## FIR_low_pass_filter
module FIR_low_pass_filter(
	input clk,
	input rst,
	input [7:0]FIR_IN,
	output reg [16:0]FIR_OUT
);
For scale: ~1300 cells after synthesis, about 200 flip-flops.
clock: 3.05 ns
lec_check: 0
cap_margin: 20
core_margin: 2
core_utilization: 72
cts_cluster_size: 31
place_density_lb_addon: 0.0
setup_slack_margin: 0.88
slew_margin: 20
run.sh (not shown) runs the stock make flow with config.mk's settings and CLKGATE_MAP_FILE=.
The starting point did not get past global routing on DPL-0038.
Rerun with:
CTS_CLUSTER_SIZE = not set   (was 31)
PLACE_DENSITY_LB_ADDON = not set   (was 0.0)
SETUP_SLACK_MARGIN = -0.16   (was 0.88)
clock period = 3.84 ns   (was 3.05 ns; I/O delays follow)
After rerunning: This time the run reached the layout checks and failed them: negative setup slack; synthesized cell count does not change; area after synthesis stays the same; die size does not change.


run 1:
FIR_low_pass_filter again, from the RTL that the note above started with.
Settings: LEC_CHECK=0, CAP_MARGIN=40, CORE_ASPECT_RATIO=0.93, CORE_MARGIN=2, CORE_UTILIZATION=72, CTS_CLUSTER_DIAMETER=390, CTS_CLUSTER_SIZE=49, HOLD_SLACK_MARGIN=0.29, PLACE_DENSITY_LB_ADDON=0.0, SETUP_SLACK_MARGIN=1.07, SLEW_MARGIN=20, TNS_END_PERCENT=5; clock period 3.77 ns.
Layout checks on run 1: not met. Flow itself completed; violations: negative setup slack.
Input-level comparison between run 2 and run 1:
Settings: SETUP_SLACK_MARGIN: 1.07 -> -0.23; CTS_CLUSTER_DIAMETER: 390 -> unset; CTS_CLUSTER_SIZE: 49 -> unset; PLACE_DENSITY_LB_ADDON: 0.0 -> unset; CAP_MARGIN: 40 -> 20; TNS_END_PERCENT: 5 -> unset; CORE_ASPECT_RATIO: 0.93 -> unset; HOLD_SLACK_MARGIN: 0.29 -> unset; the clock period (ns, I/O delays scaled along): 3.77 -> 3.49.
- Compare run 2 and run 1 | arrival time at the worst endpoint higher: run 1
- Final checks on run 2, whose flow otherwise completed, came back failing, citing negative setup slack.
- STATUS run=run 1 STAGES=ALL_DONE FINAL_CHECKS=FAILED CAUSE=negative setup slack
- [compare] base=run 1 new=run 2: post-CTS resize count shows a reduction of 136, relative area change from synthesis to final layout decreased by 5.8 points relative to the old numbers.
- Looking at critical path startpoint, the multi_data1[2] result is from run 2; the multi_data3[2] one comes from run 1.
### run 2 -> run 3
Settings: CORE_ASPECT_RATIO newly set to 1.32; ABC_AREA newly set to 1; TNS_END_PERCENT newly set to 50; SETUP_SLACK_MARGIN removed (was -0.23); the clock period (ns, I/O delays scaled along) changed from 3.49 to 3.71.
Results
Wire length of the first global-routing pass ends up higher on run 3.
Run 3 vs run 2, number of DRC violations after detailed-routing iteration 0 went up by 256.
| floorplan net count | run 3 vs run 2 | 346 higher |
Run 3: post-synthesis to final-layout area growth is 3.4 points lower than what run 2 reported.
Run 3 does better than run 2 on worst hold-check slack.
Compared with run 2, met3 wire length in run 3 decreased by more than 10%.
To summarise run 3: no stage aborted, but the layout did not pass its checks, failing on negative setup slack.
Looking at count of clock-buffer cells in the layout, run 3 sits 2 above run 2.
Count of instantiated cells in the yosys netlist: higher on run 3
In the metrics for run 2 and run 3, the one carrying the lower number of global-route vias before repair is run 2.
Wire: run 3 routes more than run 2
Input-level comparison between run 4 and run 3:
Settings: a deleted CORE_ASPECT_RATIO that had been 1.32; a deleted TNS_END_PERCENT that had been 50; a change of CORE_UTILIZATION from 72 to 40; a deleted ABC_AREA that had been 1; a change of the clock period (ns, I/O delays scaled along) from 3.71 to 7.0.
==> results <==
Run 4 went all the way through the flow, and no timing, DRC or antenna check failed. Run 4 vs. run 3: worst endpoint required time rose by 3280 ps, first-iteration DRC count fell by 356. Fraction of the yosys area taken by sequential cells up 2.0 points in run 4 wrt run 3. Compare run 3 and run 4 | total of cells resized after clock tree synthesis higher: run 3.
Input-level comparison between run 5 and run 4:
Settings: CORE_ASPECT_RATIO now 0.5, previously not set; CORE_UTILIZATION now 59, was 40; PLACE_DENSITY now 0.79, previously not set.
Findings:
- Reported for run 4 and run 5, first-pass iteration count of the detailed router turned out identical to the last digit.
- Delta (run 5 minus run 4): register-to-register slack fell by 40 ps, fraction of cell area in non-clock buffers flat, setup slack -39 ps, final weighted congestion of routability-driven global placement shows an increase of 1.8%.
- The die of run 5 is smaller than the one used in run 4.
- [compare] base=run 4 new=run 5: minimum clock period after layout went up by 39 ps; first-pass GRT wire length went down by 260 um.


Starting RTL as in the previous note.
clock: 3.77 ns
lec_check: 0
cap_margin: 20
core_margin: 2
core_utilization: 72
cts_cluster_size: 49
place_density_lb_addon: 0.0
setup_slack_margin: 1.07
slew_margin: 20
The starting point completed, yet does not pass: negative setup slack.
==> next run, changes <==
CORE_UTILIZATION = 51   (was 72)
CTS_CLUSTER_SIZE = not set   (was 49)
PLACE_DENSITY_LB_ADDON = not set   (was 0.0)
SETUP_SLACK_MARGIN = not set   (was 1.07)
clock period = 4.56 ns   (was 3.77 ns; I/O delays follow)
Outcome: The new run went through all stages and came out clean; final cell count is about the same; core utilization went down by 37 points; via count went down by 27%; wire length went down by 46%; maximum frequency went up by 6.7%; setup slack improves by 1.1 ns; non-clock buffer count went down by 116.
==> next run, changes <==
CORE_UTILIZATION = 68   (was 51)
SETUP_SLACK_MARGIN = 1.4   (was not set)
clock period = 5.17 ns   (was 4.56 ns; I/O delays follow)
Outcome: Cell area climbs slightly; synthesized cell count is unchanged; area after synthesis stays the same; register-to-register slack is better by 0.70 ns; worst setup slack is better by 0.70 ns; routed wire length climbs by a few percent; hold slack is worse by 0.0092 ns; die size drops by a quarter to a third; first-iteration DRC count drops by a few percent; clock-buffer cell count does not change; clock skew hardly moves.
